pepper:
Design multiple_rounds, start of the top module:
module multiple_rounds#(parameter N = 32, parameter M= 20)(
  input clk, input rst,
  input wire [N-1:0] a,
  input wire [N-1:0] b,
  input wire [N-1:0] c,
  input wire [N-1:0] d,
  output wire [N-1:0] a_out,
  output wire [N-1:0] b_out,
  output wire [N-1:0] c_out,
  output wire [N-1:0] d_out,
  output reg ready);
For scale: ~11,000 cells after synthesis, ~1,400 flip-flops, ~110,000 sq um of cells after synthesis.
Settings: LEC_CHECK=0, CAP_MARGIN=20, CORE_MARGIN=2, CORE_UTILIZATION=72, CTS_CLUSTER_SIZE=14, HOLD_SLACK_MARGIN=0.3, PLACE_DENSITY_LB_ADDON=0.2, SETUP_SLACK_MARGIN=2.2, SLEW_MARGIN=20; clock period 13.2 ns.
run.sh (not shown) runs the stock make flow with config.mk's settings and CLKGATE_MAP_FILE=.
Stage in which a tool error killed pepper: global routing.
Edits applied to the flow inputs when going from pepper to cedar:
Settings: SETUP_SLACK_MARGIN removed (was 2.2); HOLD_SLACK_MARGIN removed (was 0.3); CORE_UTILIZATION changed from 72 to 45; PLACE_DENSITY_LB_ADDON removed (was 0.2); CTS_CLUSTER_SIZE removed (was 14); PLACE_DENSITY newly set to 0.6; the clock period (ns, I/O delays scaled along) changed from 13.2 to 18.0.
### Flow results
cedar ran to completion and came out clean on the timing, design-rule and antenna checks.
Going from pepper to cedar, count of buffers added by post-CTS timing repair for setup went down by 261; core box area higher; die area picked up an extra 59%.
Against pepper, HPWL after detailed placement in cedar rose by more than a quarter.
In cedar, the worst-case setup slack after placement came out 4.44 ns above the value in pepper.
Edits applied to the flow inputs when going from cedar to violet:
Settings: a change of CORE_UTILIZATION from 45 to 24; a change of the clock period (ns, I/O delays scaled along) from 18.0 to 19.3.
Results
Pin slew with the least headroom to its limit ended up 0.094 ns lower on violet than on cedar. Count of fill cells added during filler insertion: violet higher than cedar. Going from cedar to violet, first-pass detailed-route iteration total decreased 1. Looking at maximum frequency, violet sits 8.8% above cedar. Worst-case headroom to the max-slew limit: violet higher than cedar. Area added between synthesis and finish: violet vs cedar up 2.8 points. violet vs cedar, critical path endpoint: b_hold_7[3] vs b_hold_10[6].

========
Starting RTL as in the previous note.
make LEC_CHECK=0 CAP_MARGIN=25 CELL_PAD_IN_SITES_DETAIL_PLACEMENT=0 CORE_ASPECT_RATIO=1.18 CORE_MARGIN=2 CORE_UTILIZATION=70 GPL_TIMING_DRIVEN=1 MAX_ROUTING_LAYER=met5 PLACE_DENSITY_LB_ADDON=0.1 SLEW_MARGIN=20 finish   # period 12.0 ns
The starting point ended with an error in 5_1_grt on GRT-0232.
Rerun with:
CORE_UTILIZATION = 62   (was 70)
CTS_CLUSTER_DIAMETER = 51   (was default)
CTS_CLUSTER_SIZE = 15   (was default)
HOLD_SLACK_MARGIN = -0.01   (was default)
PLACE_DENSITY_LB_ADDON = 0.29   (was 0.1)
SETUP_SLACK_MARGIN = 2.23   (was default)
clock period = 8.77 ns   (was 12.0 ns; I/O delays follow)
Outcome: The new run stopped in 4_1_cts. Die size rises by 13%. Synthesized cell count does not change. Area after synthesis does not change.
Rerun with:
CAP_MARGIN = 20   (was 25)
CELL_PAD_IN_SITES_DETAIL_PLACEMENT = default   (was 0)
CORE_ASPECT_RATIO = default   (was 1.18)
CTS_CLUSTER_DIAMETER = default   (was 51)
CTS_CLUSTER_SIZE = default   (was 15)
GPL_TIMING_DRIVEN = default   (was 1)
HOLD_SLACK_MARGIN = default   (was -0.01)
MAX_ROUTING_LAYER = default   (was met5)
PLACE_DENSITY = 0.6   (was default)
PLACE_DENSITY_LB_ADDON = default   (was 0.29)
SETUP_SLACK_MARGIN = default   (was 2.23)
clock period = 15.8 ns   (was 8.77 ns; I/O delays follow)
Now the flow passed the timing, design-rule and antenna checks; synthesized area is unchanged; synthesized cell count is unchanged; die area stays flat.

========
Starting RTL as in the previous note.
Settings: LEC_CHECK=0, CAP_MARGIN=25, CELL_PAD_IN_SITES_DETAIL_PLACEMENT=0, CORE_ASPECT_RATIO=1.18, CORE_MARGIN=2, CORE_UTILIZATION=58, GPL_TIMING_DRIVEN=1, HOLD_SLACK_MARGIN=0.27, MAX_ROUTING_LAYER=met5, SETUP_SLACK_MARGIN=1.87, SLEW_MARGIN=20; clock period 12.0 ns.
The first run finished with timing, DRC and antenna clean.
Rerun with:
CAP_MARGIN = 20   (was 25)
CELL_PAD_IN_SITES_DETAIL_PLACEMENT = default   (was 0)
CORE_ASPECT_RATIO = default   (was 1.18)
CORE_UTILIZATION = 70   (was 58)
GPL_TIMING_DRIVEN = default   (was 1)
HOLD_SLACK_MARGIN = default   (was 0.27)
MAX_ROUTING_LAYER = met4   (was met5)
SETUP_SLACK_MARGIN = default   (was 1.87)
clock period = 11.1 ns   (was 12.0 ns; I/O delays follow)
What happened: With this change the flow died in global routing. Die size goes down by 17%. Synthesized cell count stays the same. Synthesized area does not change.
Rerun with:
CAP_MARGIN = 40   (was 20)
CELL_PAD_IN_SITES_GLOBAL_PLACEMENT = 2   (was default)
CORE_ASPECT_RATIO = 0.92   (was default)
CORE_UTILIZATION = 40   (was 70)
SLEW_MARGIN = 25   (was 20)
TNS_END_PERCENT = 55   (was default)
clock period = 25.7 ns   (was 11.1 ns; I/O delays follow)
What happened:
- The changed run produced a clean layout
- die size grows by 74%
- area after synthesis does not change
- synthesized cell count stays the same

========
red:
multiple_rounds again, from the RTL that the note above started with.
export LEC_CHECK = 0
export CAP_MARGIN = 40
export CELL_PAD_IN_SITES_GLOBAL_PLACEMENT = 1
export CORE_ASPECT_RATIO = 0.92
export CORE_MARGIN = 2
export CORE_UTILIZATION = 40
export GPL_TIMING_DRIVEN = 0
export MAX_ROUTING_LAYER = met5
export MIN_ROUTING_LAYER = met2
export SLEW_MARGIN = 5
export TNS_END_PERCENT = 55
create_clock -name core_clock -period 21.7 [get_ports {clk}]
In the summary table, red is marked failed, with error GRT-0116 raised in global routing (5_1_grt).
Modified inputs, blue compared to red
# red
export LEC_CHECK = 0
export CAP_MARGIN = 40
export CELL_PAD_IN_SITES_GLOBAL_PLACEMENT = 1
export CORE_ASPECT_RATIO = 0.92
export CORE_MARGIN = 2
export CORE_UTILIZATION = 40
export GPL_TIMING_DRIVEN = 0
export MAX_ROUTING_LAYER = met5
export MIN_ROUTING_LAYER = met2
export SLEW_MARGIN = 5
export TNS_END_PERCENT = 55
create_clock -name core_clock -period 21.7 [get_ports {clk}]
# blue
export LEC_CHECK = 0
export CAP_MARGIN = 20
export CORE_MARGIN = 2
export CORE_UTILIZATION = 72
export CTS_CLUSTER_SIZE = 52
export HOLD_SLACK_MARGIN = -0.1
export PLACE_DENSITY_LB_ADDON = 0.2
export SLEW_MARGIN = 20
create_clock -name core_clock -period 11.4 [get_ports {clk}]
Notes after the runs:
- Status(blue) = ERROR, stage = global routing (5_1_grt)
- Vertical die dimension is higher on red
- When blue is set beside red, its die span in x turns out to be 28% smaller.
- The worst-case setup slack after placement of blue is lower than that of red.
- Re number of setup buffers added after CTS: red and blue aren't equal, and the higher value belongs to blue.
- In the flow results for red and blue, the die size is larger on red.
- Higher detailed placement HPWL was reported by red, not blue.
- Compared with red, blue shows number of core rows that has gone down by more than 10%.
[inputs] green vs blue
# blue
export LEC_CHECK = 0
export CAP_MARGIN = 20
export CORE_MARGIN = 2
export CORE_UTILIZATION = 72
export CTS_CLUSTER_SIZE = 52
export HOLD_SLACK_MARGIN = -0.1
export PLACE_DENSITY_LB_ADDON = 0.2
export SLEW_MARGIN = 20
create_clock -name core_clock -period 11.4 [get_ports {clk}]
# green
export LEC_CHECK = 0
export CAP_MARGIN = 20
export CORE_MARGIN = 2
export CORE_UTILIZATION = 72
export PLACE_DENSITY_LB_ADDON = 0.2
export SETUP_SLACK_MARGIN = 2.2
export SLEW_MARGIN = 20
create_clock -name core_clock -period 14.0 [get_ports {clk}]
[summary]
green completed every stage of the flow, and the final layout passed the timing, design-rule and antenna checks. Summary — detailed placement HPWL, green relative to blue: lower, by 5.9%. Reported for green and blue, count of library flops with an enable pin turned out identical to the last digit. As far as simple-gate share of the synthesized area goes, green and blue are indistinguishable; the numbers are identical. Re yosys stat chip area: no difference whatsoever between blue and green. blue -> green: post-synthesis instance area delta 0, exact match. Between green and blue, the difference in floorplan core area is negligible. When the final numbers for green and blue were put side by side, the number of buffers added by the clock tree synthesis step turned out to be smaller in green. Min minimum setup slack after placement across green and blue: blue. Diff blue -> green: number of core rows ~0 delta, maximum root-to-sink buffer count ~0 delta.
Edits applied to the flow inputs when going from green to orange:
# green
export LEC_CHECK = 0
export CAP_MARGIN = 20
export CORE_MARGIN = 2
export CORE_UTILIZATION = 72
export PLACE_DENSITY_LB_ADDON = 0.2
export SETUP_SLACK_MARGIN = 2.2
export SLEW_MARGIN = 20
create_clock -name core_clock -period 14.0 [get_ports {clk}]
# orange
export LEC_CHECK = 0
export CAP_MARGIN = 20
export CORE_ASPECT_RATIO = 0.92
export CORE_MARGIN = 2
export CORE_UTILIZATION = 40
export SLEW_MARGIN = 10
create_clock -name core_clock -period 18.0 [get_ports {clk}]
### Flow results
orange | stages: all done | timing, DRC, antenna: all pass. Changes observed in orange relative to green: aggregate global-route resource usage saw a decrease; data required time of the worst path saw an increase.
> inputs changed (orange -> purple)
# orange
export LEC_CHECK = 0
export CAP_MARGIN = 20
export CORE_ASPECT_RATIO = 0.92
export CORE_MARGIN = 2
export CORE_UTILIZATION = 40
export SLEW_MARGIN = 10
create_clock -name core_clock -period 18.0 [get_ports {clk}]
# purple
export LEC_CHECK = 0
export CAP_MARGIN = 20
export CORE_ASPECT_RATIO = 0.5
export CORE_MARGIN = 2
export CORE_UTILIZATION = 65
export CTS_CLUSTER_DIAMETER = 268
export CTS_CLUSTER_SIZE = 97
export PLACE_DENSITY = 0.35
export SETUP_SLACK_MARGIN = 2.58
export SLEW_MARGIN = 20
export TNS_END_PERCENT = 15
create_clock -name core_clock -period 8.96 [get_ports {clk}]
### Flow results
Between purple and orange, it is purple whose pre-CTS setup slack is lower, by 6.58 ns.
FAIL purple @ clock tree synthesis (4_1_cts): tool exited with error
Core utilization before placement up 25 points in purple wrt orange
orange → purple: standard-cell row count lower, post-synthesis async set-or-reset flop share closely matched the old numbers.

========
== exp/xenon ==
multiple_rounds again, from the RTL that the note above started with.
Settings: LEC_CHECK=0, CAP_MARGIN=20, CORE_MARGIN=2, CORE_UTILIZATION=45, PLACE_DENSITY=0.6, SLEW_MARGIN=20; clock period 15.8 ns.
What exp/indigo does differently from exp/xenon at the input level:
- HOLD_SLACK_MARGIN now 0.29, previously not set
- CORE_ASPECT_RATIO now 1.18, previously not set
- PLACE_DENSITY no longer set, was 0.6
- CAP_MARGIN now 25, was 20
- SETUP_SLACK_MARGIN now 1.94, previously not set
- CELL_PAD_IN_SITES_DETAIL_PLACEMENT now 0, previously not set
- GPL_TIMING_DRIVEN now 1, previously not set
- CORE_UTILIZATION now 58, was 45
- MAX_ROUTING_LAYER now met5, previously not set
- the clock period (ns, I/O delays scaled along) now 12.0, was 15.8
==> results <==
As far as tally of unique sky130hd cells used after synthesis goes, exp/xenon and exp/indigo are indistinguishable; the numbers are identical. Higher final cell count without fillers was reported by exp/indigo, not exp/xenon. Diff exp/indigo..exp/xenon | boundary pin count | unchanged. On sequential share of layout area, the lower figure sits with exp/indigo, not exp/xenon. exp/indigo vs. exp/xenon: multi-input logic area went up by 0.012 mm^2. exp/indigo against exp/xenon; wire length of the first global-routing pass is down by a few percent. Compared with exp/xenon, in exp/indigo worst relative slew slack fell by 12 points, fmax went up by 30%, final critical-path share of the clock period grew by 1.2 points.
--- input diff exp/indigo..exp/amber ---
- putting CTS_CLUSTER_SIZE at 15 where nothing was set
- swapping 58 for 66 in CORE_UTILIZATION
- putting CTS_CLUSTER_DIAMETER at 351 where nothing was set
- putting PLACE_DENSITY_LB_ADDON at 0.29 where nothing was set
- swapping 0.29 for -0.01 in HOLD_SLACK_MARGIN
- clearing SETUP_SLACK_MARGIN, which used to be 1.94
- swapping 12.0 for 8.77 in the clock period (ns, I/O delays scaled along)
[summary]
In the summary table, exp/amber is marked failed, with error DPL-0038 raised in clock tree synthesis. The core utilization at floorplan in exp/amber sits 7.9 points above the value recorded for exp/indigo. Comparing the two runs side by side, exp/amber comes out behind exp/indigo on HPWL after detailed placement. Measured against exp/indigo, the final weighted congestion of routability-driven global placement of exp/amber comes out at 1.10 times the reference value.
> inputs changed (exp/amber -> exp/ember)
- clearing GPL_TIMING_DRIVEN, which used to be 1
- swapping -0.01 for -0.1 in HOLD_SLACK_MARGIN
- clearing CTS_CLUSTER_DIAMETER, which used to be 351
- clearing MAX_ROUTING_LAYER, which used to be met5
- clearing CORE_ASPECT_RATIO, which used to be 1.18
- swapping 25 for 20 in CAP_MARGIN
- swapping 66 for 72 in CORE_UTILIZATION
- swapping 0.29 for 0.26 in PLACE_DENSITY_LB_ADDON
- clearing CELL_PAD_IN_SITES_DETAIL_PLACEMENT, which used to be 0
- swapping 15 for 53 in CTS_CLUSTER_SIZE
- swapping 8.77 for 11.4 in the clock period (ns, I/O delays scaled along)
## What came out
- FAIL for each of exp/ember and exp/amber
- exp/amber did not run to completion, as it errored out during clock tree synthesis.
- exp/ember terminated abnormally: global routing reported GRT-0116.
- From exp/amber to exp/ember, area fraction in compound gates did not move at all.
- The final reports for exp/ember and exp/amber show post-detailed-placement half-perimeter wirelength lower in the former.
- STATUS floorplan die area: exp/ember wins against exp/amber
- Lower total number of placement rows goes to exp/ember over exp/amber.
- Relative to exp/amber, exp/ember improves setup slack at placement.
- Of exp/ember and exp/amber, the higher instance count after placement with tap cells included belongs to exp/amber.
- Diff exp/amber -> exp/ember | placeable core region | down by a little under 10%
- Looking at placed cell area, exp/ember sits 21% lower than exp/amber does.
- exp/amber -> exp/ember: number of cells in Yosys stat delta 0, exact match
